Setup of run 1:
==> flow/design.v (excerpt) <==
module alu16(CK, reset, start, instruction, inputR1, inputR2, outputR, busy, done);
==> flow/config.mk <==
export PLATFORM = sky130hd
export DESIGN_NAME = alu16
export DESIGN_NICKNAME = alu16
export VERILOG_FILES = /design/flow/design.v
export SDC_FILE = /design/flow/constraint.sdc
export NUM_CORES = 4
export LEC_CHECK = 0
export CAP_MARGIN = 0
export CELL_PAD_IN_SITES_DETAIL_PLACEMENT = 0
export CELL_PAD_IN_SITES_GLOBAL_PLACEMENT = 0
export CORE_ASPECT_RATIO = 0.71
export CORE_MARGIN = 2
export CORE_UTILIZATION = 71
export CTS_CLUSTER_SIZE = 33
export GPL_ROUTABILITY_DRIVEN = 1
export HOLD_SLACK_MARGIN = 0.11
export MIN_ROUTING_LAYER = met1
export SLEW_MARGIN = 5
==> flow/constraint.sdc <==
create_clock -name core_clock -period 9.6 [get_ports {CK}]
set_input_delay 1.9200 -clock core_clock [delete_from_list [all_inputs] [get_ports {CK}]]
set_output_delay 1.9200 -clock core_clock [all_outputs]
set_load 0.01 [all_outputs]
run.sh (not shown) runs the stock make flow with config.mk's settings and CLKGATE_MAP_FILE=.
Run 1 went all the way through synthesis, placement and routing and the layout is clean on timing, DRC and antenna.
For run 2, these inputs were changed with respect to run 1:
Settings: clearing CELL_PAD_IN_SITES_DETAIL_PLACEMENT, which used to be 0; clearing CORE_ASPECT_RATIO, which used to be 0.71; clearing GPL_ROUTABILITY_DRIVEN, which used to be 1; clearing HOLD_SLACK_MARGIN, which used to be 0.11; swapping 0 for 20 in CAP_MARGIN; clearing CELL_PAD_IN_SITES_GLOBAL_PLACEMENT, which used to be 0; swapping 71 for 65 in CORE_UTILIZATION; clearing MIN_ROUTING_LAYER, which used to be met1; clearing CTS_CLUSTER_SIZE, which used to be 33; swapping 5 for 30 in SLEW_MARGIN; swapping 9.6 for 6.24 in the clock period (ns, I/O delays scaled along).
## What came out
No crash in run 2: every stage finished, but the layout fails its final checks due to negative setup slack.
Run 1 → run 2: remaining global-route overflow did not really move; final period utilization went up; first-pass GRT wire length went up.
What run 3 does differently from run 2 at the input level:
Settings: SLEW_MARGIN: 30 -> 20; ABC_AREA: unset -> 1; CORE_UTILIZATION: 65 -> 58; the clock period (ns, I/O delays scaled along): 6.24 -> 4.09.
Notes after the runs:
Non-clock buffer count (run 3 vs. run 2) increases by more than a quarter. Sort run 3 and run 2 by adder-cell share of the synthesized area desc -> top: run 2. [run 3] flow finished | final checks: failed | reasons: negative setup slack. Between run 3 and run 2, the final core utilization is higher for run 3. Compare run 3 and run 2 | combinational share of power lower: run 2.
What run 4 does differently from run 3 at the input level:
Settings: an added PLACE_DENSITY of 0.36; a change of CORE_UTILIZATION from 58 to 62; an added CTS_CLUSTER_SIZE of 99; an added CTS_CLUSTER_DIAMETER of 371; an added CORE_ASPECT_RATIO of 1.45.
==> comparison <==
- The flow ran to completion for all of run 3 and run 4 but run 4, which stopped partway.
- The flow for run 3 finished, though final verification flagged negative setup slack.
- As far as average cell area after synthesis goes, run 3 and run 4 are indistinguishable; the numbers are identical.
- Relative to run 3, cell area reported after detailed placement has gone down in run 4.
- Summary of run 4 over run 3: die area -about 6%; core area -2300 um^2.

========
alpha:
Starting RTL as in the previous note.
Design alu16, start of the top module:
module alu16(CK, reset, start, instruction, inputR1, inputR2, outputR, busy, done);
==> flow/config.mk <==
export PLATFORM = sky130hd
export DESIGN_NAME = alu16
export DESIGN_NICKNAME = alu16
export VERILOG_FILES = /design/flow/design.v
export SDC_FILE = /design/flow/constraint.sdc
export NUM_CORES = 4
export LEC_CHECK = 0
export CAP_MARGIN = 40
export CELL_PAD_IN_SITES_DETAIL_PLACEMENT = 0
export CELL_PAD_IN_SITES_GLOBAL_PLACEMENT = 0
export CORE_ASPECT_RATIO = 0.71
export CORE_MARGIN = 2
export CORE_UTILIZATION = 71
export CTS_CLUSTER_SIZE = 33
export GPL_ROUTABILITY_DRIVEN = 1
export HOLD_SLACK_MARGIN = 0.11
export MIN_ROUTING_LAYER = met1
export SLEW_MARGIN = 5
==> flow/constraint.sdc <==
create_clock -name core_clock -period 9.6 [get_ports {CK}]
set_input_delay 1.9200 -clock core_clock [delete_from_list [all_inputs] [get_ports {CK}]]
set_output_delay 1.9200 -clock core_clock [all_outputs]
set_load 0.01 [all_outputs]
The final layout from alpha, which completed every stage, passed the timing, DRC and antenna checks at the end of the flow.
Input changes introduced in beta (baseline for comparison: alpha):
Settings: clearing MIN_ROUTING_LAYER, which used to be met1; swapping 71 for 66 in CORE_UTILIZATION; clearing CORE_ASPECT_RATIO, which used to be 0.71; swapping 40 for 20 in CAP_MARGIN; clearing HOLD_SLACK_MARGIN, which used to be 0.11; clearing GPL_ROUTABILITY_DRIVEN, which used to be 1; swapping 5 for 20 in SLEW_MARGIN; clearing CELL_PAD_IN_SITES_GLOBAL_PLACEMENT, which used to be 0; clearing CTS_CLUSTER_SIZE, which used to be 33; clearing CELL_PAD_IN_SITES_DETAIL_PLACEMENT, which used to be 0; swapping 9.6 for 4.15 in the clock period (ns, I/O delays scaled along).
Results
alpha → beta: post-DP HPWL increased by 15% relative to the old numbers; die size increased by about 7% relative to the old numbers; width of the die decreased by about 12% relative to the old numbers; core utilization at floorplan decreased by 5.6 points relative to the old numbers; area reported by Yosys stat closely matched the old numbers.
Cmp beta vs alpha: number of placed cells counting well taps higher in beta
beta: it failed with a tool error in global routing (5_1_grt), so there are no final results.
For placeable core area, dividing the value from beta by the value from alpha gives 1.08.
Looking at placement-stage worst setup slack, beta sits 3620 ps lower than alpha does.
Setup changes, beta to gamma
Settings: SETUP_SLACK_MARGIN now -0.13, previously not set; the clock period (ns, I/O delays scaled along) now 6.18, was 4.15.
==> comparison <==
- The flow for gamma finished, though final verification flagged setup timing.
- Re total cell area at the placement stage: beta and gamma aren't equal, and the higher value belongs to beta.
- Half-perimeter wire length of the detailed placement result (gamma vs. beta) decreases by a few percent
- gamma vs. beta: floorplan-stage core utilization essentially unchanged, multiplexer fraction of the synthesized cell area essentially unchanged, total setup buffers inserted after CTS decreased 61.
The inputs of delta differ from those of gamma as listed below.
Settings: SETUP_SLACK_MARGIN: -0.13 -> unset; CORE_UTILIZATION: 66 -> 72; CTS_CLUSTER_DIAMETER: unset -> 191; CTS_CLUSTER_SIZE: unset -> 97; the clock period (ns, I/O delays scaled along): 6.18 -> 5.5.
==> comparison <==
Going from gamma to delta, post-CTS resize count grew by more than 100%.
Between delta and gamma, floorplan die height is higher for gamma, delta comes in under that.
From gamma to delta, async set-or-reset flop fraction in the synthesized netlist did not move at all.
In delta, the number of rows in the core area came out about 5% below the value in gamma.
Among delta and gamma, the run that stopped before the end is delta, and it is the only one.
The log for delta ends in global routing (5_1_grt) with error GRT-0116, so the run never completed.
The flow completed for gamma, but it is not clean: the layout still shows setup timing.
Diff gamma -> delta: post-placement worst setup slack saw a decrease, total placed cells including tap cells shrank by 24, post-detailed-placement half-perimeter wirelength higher, number of buffers added for setup after CTS increased by 89 relative to the old numbers.
delta ends up with lower TritonCTS buffer count than gamma does.
Where die area is concerned, gamma is outperformed by delta.
Diff gamma -> delta | placement-stage cell area | up slightly

========
Starting RTL as in the previous note.
export LEC_CHECK = 0
export CAP_MARGIN = 20
export CORE_MARGIN = 2
export CORE_UTILIZATION = 71
export CTS_CLUSTER_SIZE = 23
export PLACE_DENSITY_LB_ADDON = 0.28
export SLEW_MARGIN = 30
create_clock -name core_clock -period 6.24 [get_ports {CK}]
The baseline never finished: it broke off in global routing (5_1_grt) (GRT-0232).
Next try:
- CORE_UTILIZATION: 71 -> 40
- CTS_CLUSTER_SIZE: 23 -> default
- PLACE_DENSITY_LB_ADDON: 0.28 -> default
- SLEW_MARGIN: 30 -> 20
- clock period: 6.24 -> 7.5 ns (I/O delays scaled with it)
Effect: The changed run completed with no timing, DRC or antenna violations. Die size rises by 75%. Synthesized area is unchanged. Synthesized cell count stays the same.

========
Setup of run A:
Starting RTL as in the previous note.
==> flow/config.mk <==
export PLATFORM = sky130hd
export DESIGN_NAME = alu16
export DESIGN_NICKNAME = alu16
export VERILOG_FILES = /design/flow/design.v
export SDC_FILE = /design/flow/constraint.sdc
export NUM_CORES = 4
export LEC_CHECK = 0
export CAP_MARGIN = 20
export CORE_MARGIN = 2
export CORE_UTILIZATION = 72
export CTS_CLUSTER_SIZE = 21
export PLACE_DENSITY = 0.65
export SETUP_SLACK_MARGIN = -0.13
export SLEW_MARGIN = 20
==> flow/constraint.sdc <==
create_clock -name core_clock -period 6.18 [get_ports {CK}]
set_input_delay 1.2360 -clock core_clock [delete_from_list [all_inputs] [get_ports {CK}]]
set_output_delay 1.2360 -clock core_clock [all_outputs]
set_load 0.01 [all_outputs]
Run A did not make it past 5_1_grt, where a tool error ended it.
Here is what was changed in the inputs of run B compared with run A.
- CTS_CLUSTER_SIZE: 21 -> unset
- PLACE_DENSITY: 0.65 -> unset
- SETUP_SLACK_MARGIN: -0.13 -> unset
- CORE_UTILIZATION: 72 -> 37
- the clock period (ns, I/O delays scaled along): 6.18 -> 7.37
[summary]
Run B and run A: one clean run, run B; the rest did not finish clean. Run A: it failed during 5_1_grt, and the tool reported GRT-0116. The fraction of the yosys area taken by sequential cells on run A is in line with that on run B. Measured against each other, run B and run A differ in post-CTS setup-driven buffer insertion count, the higher figure coming from run A. The count of H-tree levels built during CTS on run A is in line with that on run B.
diff inputs: run B => run C
- CTS_CLUSTER_SIZE: unset -> 19
- CORE_UTILIZATION: 37 -> 72
- PLACE_DENSITY_LB_ADDON: unset -> 0.27
- the clock period (ns, I/O delays scaled along): 7.37 -> 6.12
--- outcome ---
- In the summary table, run C is marked failed, with error GRT-0116 raised in 5_1_grt.
- Comparing run B against run C, there is no change at all in maximum clock insertion buffer count.
- Diff run B..run C | clock sink total | unchanged
- Number of gates resized after CTS was lower in run B than in run C.
- Compared with run B, in run C instance area at placement held, floorplan die width went down about 28%.
- Area inside the core boundary, run B and run C: larger value in run B
- What run C reported for chip area has to be multiplied by 1.9 to get the figure for run B.
Power and IR drop assume default switching activity.
